Setup of build 74:
// Top_FFT
module Top_FFT #(
    parameter   INTEGER_SIZE = 4,
                FRACT_SIZE = 14,
                NFFT = 64
) (
    input       wire                                             clk, rst,
    input       wire                                             start_FFT,
    input       wire    signed  [INTEGER_SIZE+FRACT_SIZE-1:0]    serial_in_r, serial_in_i,
    output      wire    signed  [INTEGER_SIZE+FRACT_SIZE-1:0]    serial_out_r, serial_out_i,
    output      wire                                             end_FFT, data_valid_FFT
);
Size in the first run: roughly 21000 cells after synthesis, about 3400 flip-flops, about 0.21 mm^2 of cells after synthesis.
==> flow/config.mk <==
export PLATFORM = sky130hd
export DESIGN_NAME = Top_FFT
export DESIGN_NICKNAME = Top_FFT
export VERILOG_FILES = /design/flow/design.v
export SDC_FILE = /design/flow/constraint.sdc
export NUM_CORES = 4
export LEC_CHECK = 0
export ABC_AREA = 1
export CAP_MARGIN = 20
export CELL_PAD_IN_SITES_DETAIL_PLACEMENT = 1
export CELL_PAD_IN_SITES_GLOBAL_PLACEMENT = 2
export CORE_MARGIN = 6
export CORE_UTILIZATION = 40
export GPL_ROUTABILITY_DRIVEN = 1
export HOLD_SLACK_MARGIN = -0.05
export MAX_ROUTING_LAYER = met4
export MIN_ROUTING_LAYER = met1
export PLACE_DENSITY_LB_ADDON = 0.01
export SLEW_MARGIN = 35
export TNS_END_PERCENT = 35
==> flow/constraint.sdc <==
create_clock -name core_clock -period 12.0 [get_ports {clk}]
set_input_delay 2.4000 -clock core_clock [delete_from_list [all_inputs] [get_ports {clk}]]
set_output_delay 2.4000 -clock core_clock [all_outputs]
set_load 0.01 [all_outputs]
run.sh (not shown) runs the stock make flow with config.mk's settings and CLKGATE_MAP_FILE=.
Build 74 ended with every stage complete and zero timing, DRC or antenna violations.
## Diff of input files: build 91 against build 74
Settings: MIN_ROUTING_LAYER: met1 -> met2; TNS_END_PERCENT: 35 -> unset; CELL_PAD_IN_SITES_GLOBAL_PLACEMENT: 2 -> unset; CELL_PAD_IN_SITES_DETAIL_PLACEMENT: 1 -> unset; CORE_UTILIZATION: 40 -> 65; CORE_MARGIN: 6 -> 2; GPL_ROUTABILITY_DRIVEN: 1 -> unset; HOLD_SLACK_MARGIN: -0.05 -> 0.02; PLACE_DENSITY: unset -> 0.6; PLACE_DENSITY_LB_ADDON: 0.01 -> unset; CTS_CLUSTER_DIAMETER: unset -> 165; MAX_ROUTING_LAYER: met4 -> unset; CORE_ASPECT_RATIO: unset -> 1.46; GPL_TIMING_DRIVEN: unset -> 0; CTS_CLUSTER_SIZE: unset -> 11; SETUP_SLACK_MARGIN: unset -> 1.15; SLEW_MARGIN: 35 -> 20.
[summary]
Changes observed in build 91 relative to build 74: number of clock sinks seen by CTS roughly the same, area of the core decreased by about 40% relative to the old numbers, vertical die dimension fell about 6%. Build 91 vs build 74: worst-case setup slack after placement down. For final weighted congestion in routability-driven placement, dividing the value from build 74 by the value from build 91 gives 0.76. Build 91 is listed as incomplete: the tool reported an error in global routing and the run ended there. Status: portion of the post-synthesis area used by sequential elements parity (build 74, build 91). Build 91 against build 74: number of cells in the design after placement fell by 2371; boundary pin count now sits at about the same level; standard-cell row count lost 4.9%.
--- input diff build 91..build 4 ---
Settings: PLACE_DENSITY removed (was 0.6); GPL_ROUTABILITY_DRIVEN newly set to 1; SETUP_SLACK_MARGIN removed (was 1.15); MAX_ROUTING_LAYER newly set to met4; TNS_END_PERCENT newly set to 15; ABC_AREA changed from 1 to 0; HOLD_SLACK_MARGIN removed (was 0.02); CORE_UTILIZATION changed from 65 to 40; CTS_CLUSTER_SIZE removed (was 11); PLACE_DENSITY_LB_ADDON newly set to 0.01; CTS_CLUSTER_DIAMETER removed (was 165); CORE_MARGIN changed from 2 to 6; CORE_ASPECT_RATIO removed (was 1.46); MIN_ROUTING_LAYER changed from met2 to met1; GPL_TIMING_DRIVEN removed (was 0); SLEW_MARGIN changed from 20 to 35; CELL_PAD_IN_SITES_DETAIL_PLACEMENT newly set to 1; CELL_PAD_IN_SITES_GLOBAL_PLACEMENT newly set to 2.
### Flow results
Both conditions hold for build 4: the flow ran to the end and the final layout passed the timing, design-rule and antenna checks. | mux cell area share after synthesis | lower: build 91 |. NOTE: number of cells produced by synthesis in build 4 falls short of that of build 91. Re synthesized area: build 4 and build 91 aren't equal, and the lower value belongs to build 4. The worst slack at placement of build 4 was superior to that of build 91. Side by side, vertical die dimension turned out higher in build 4 than in build 91. Diff build 91 -> build 4 | number of buffers created by CTS | up by a few percent. Against build 91 as the reference, build 4 delivers a higher area share of xor/xnor cells in the synthesized design. Looking at die area, build 4 sits 0.20 mm^2 above build 91.
